Setup of pepper:
// md5_crack
module md5_crack(
  input          clk,
  input          reset_n,
  input          in_valid,
  output         in_ready,
  input  [63:0]  guess,
  output         out_valid,
  output [127:0] digest,
  output         cracked
);
reg  [6:0]  itr;
reg         busy;
reg  [63:0] guess_q;
wire [5:0]  ridx = (itr>0 && itr<65)? itr-1:63;
function [31:0] kconst;
  input [5:0] i;
  begin
    case (i)
      6'd0: kconst = 32'hd76aa478;
      6'd1: kconst = 32'he8c7b756;
      6'd2: kconst = 32'h242070db;
      6'd3: kconst = 32'hc1bdceee;
      6'd4: kconst = 32'hf57c0faf;
      6'd5: kconst = 32'h4787c62a;
      6'd6: kconst = 32'ha8304613;
      6'd7: kconst = 32'hfd469501;
      6'd8: kconst = 32'h698098d8;
      6'd9: kconst = 32'h8b44f7af;
      6'd10: kconst = 32'hffff5bb1;
      6'd11: kconst = 32'h895cd7be;
      6'd12: kconst = 32'h6b901122;
      6'd13: kconst = 32'hfd987193;
      6'd14: kconst = 32'ha679438e;
      6'd15: kconst = 32'h49b40821;
      6'd16: kconst = 32'hf61e2562;
      6'd17: kconst = 32'hc040b340;
      6'd18: kconst = 32'h265e5a51;
      6'd19: kconst = 32'he9b6c7aa;
      6'd20: kconst = 32'hd62f105d;
      6'd21: kconst = 32'h02441453;
      6'd22: kconst = 32'hd8a1e681;
      6'd23: kconst = 32'he7d3fbc8;
      6'd24: kconst = 32'h21e1cde6;
      6'd25: kconst = 32'hc33707d6;
      6'd26: kconst = 32'hf4d50d87;
      6'd27: kconst = 32'h455a14ed;
      6'd28: kconst = 32'ha9e3e905;
      6'd29: kconst = 32'hfcefa3f8;
      6'd30: kconst = 32'h676f02d9;
      6'd31: kconst = 32'h8d2a4c8a;
  ...
For scale: about 4300 cells after synthesis, ~400 flip-flops, ~200 I/O pins, ~0.033 sq mm of cells after synthesis.
clock: 9.81 ns
lec_check: 0
cap_margin: 20
core_margin: 2
core_utilization: 41
slew_margin: 20
run.sh (not shown) runs the stock make flow with config.mk's settings and CLKGATE_MAP_FILE=.
Every stage of the flow completed for pepper, and the final layout passed the timing, DRC and antenna checks.
What sierra does differently from pepper at the input level:
-- flow/config.mk --
<<< pepper, line 10
export CORE_UTILIZATION = 41
>>> sierra, line 10
export CORE_UTILIZATION = 59
export SETUP_SLACK_MARGIN = 2.08
==> flow/constraint.sdc <==
create_clock -name core_clock -period 7.21 [get_ports {clk}]
set_input_delay 1.4420 -clock core_clock [delete_from_list [all_inputs] [get_ports {clk}]]
set_output_delay 1.4420 -clock core_clock [all_outputs]
set_load 0.01 [all_outputs]
- Nothing crashed in sierra and all stages finished; the problem is that the final layout failed, the offending checks being setup timing.
- The pin count of the biggest net entering global routing number comes out higher for sierra vs pepper.
- When sierra is set beside pepper, its final number of setup-violating endpoints turns out to be 32 larger.
- Looking only at standard cell area after detailed placement, and setting everything else aside, the lower value of pepper and sierra goes to pepper.
- Via-per-instance ratio, pepper and sierra, higher one = sierra.
- The CTS buffer count of sierra falls short of that of pepper by 3.
- Summary of sierra over pepper: core footprint went down by 0.024 sq mm; power density relative to cell area climbed 48%.
Input changes introduced in willow (baseline for comparison: sierra):
-- flow/config.mk --
<<< sierra, line 10
export CORE_UTILIZATION = 59
export SETUP_SLACK_MARGIN = 2.08
>>> willow, line 10
export CORE_UTILIZATION = 72
export PLACE_DENSITY = 0.4
<<< sierra, line 13
>>> willow, line 13
export TNS_END_PERCENT = 10
==> flow/constraint.sdc <==
create_clock -name core_clock -period 7.82 [get_ports {clk}]
set_input_delay 1.5640 -clock core_clock [delete_from_list [all_inputs] [get_ports {clk}]]
set_output_delay 1.5640 -clock core_clock [all_outputs]
set_load 0.01 [all_outputs]
Findings:
global routing (5_1_grt): willow exited with error. willow gives less estimated wirelength of the detail-placed design than sierra did. On pre-CTS worst setup slack, willow does better than sierra. Diff sierra -> willow | placeable core area | decrease of about 18%.
For nickel, these inputs were changed with respect to willow:
-- flow/config.mk --
<<< willow, line 10
export CORE_UTILIZATION = 72
export PLACE_DENSITY = 0.4
export SLEW_MARGIN = 20
export TNS_END_PERCENT = 10
>>> nickel, line 10
export CORE_UTILIZATION = 65
export CTS_CLUSTER_SIZE = 47
export HOLD_SLACK_MARGIN = 0.28
export SETUP_SLACK_MARGIN = 0.06
export SLEW_MARGIN = 5
export TNS_END_PERCENT = 5
==> flow/constraint.sdc <==
create_clock -name core_clock -period 9.47 [get_ports {clk}]
set_input_delay 1.8940 -clock core_clock [delete_from_list [all_inputs] [get_ports {clk}]]
set_output_delay 1.8940 -clock core_clock [all_outputs]
set_load 0.01 [all_outputs]
Notes after the runs:
Diff willow..nickel | number of instances in the synthesized netlist | unchanged. nickel: effective utilization at floorplan lower than willow. In the flow results for nickel and willow, the number of buffers inserted by post-CTS setup repair is smaller on nickel. nickel against willow: die size grew by 11%, floorplan die width grew by 5.2%, global placer's final weighted congestion shrank by 9.4%. Going from willow to nickel, core area grew by more than 10%. nickel — setup slack after placement 1.48 ns higher, willow as reference. The flow for nickel finished, though final verification flagged setup timing.
Power and IR drop assume default switching activity.
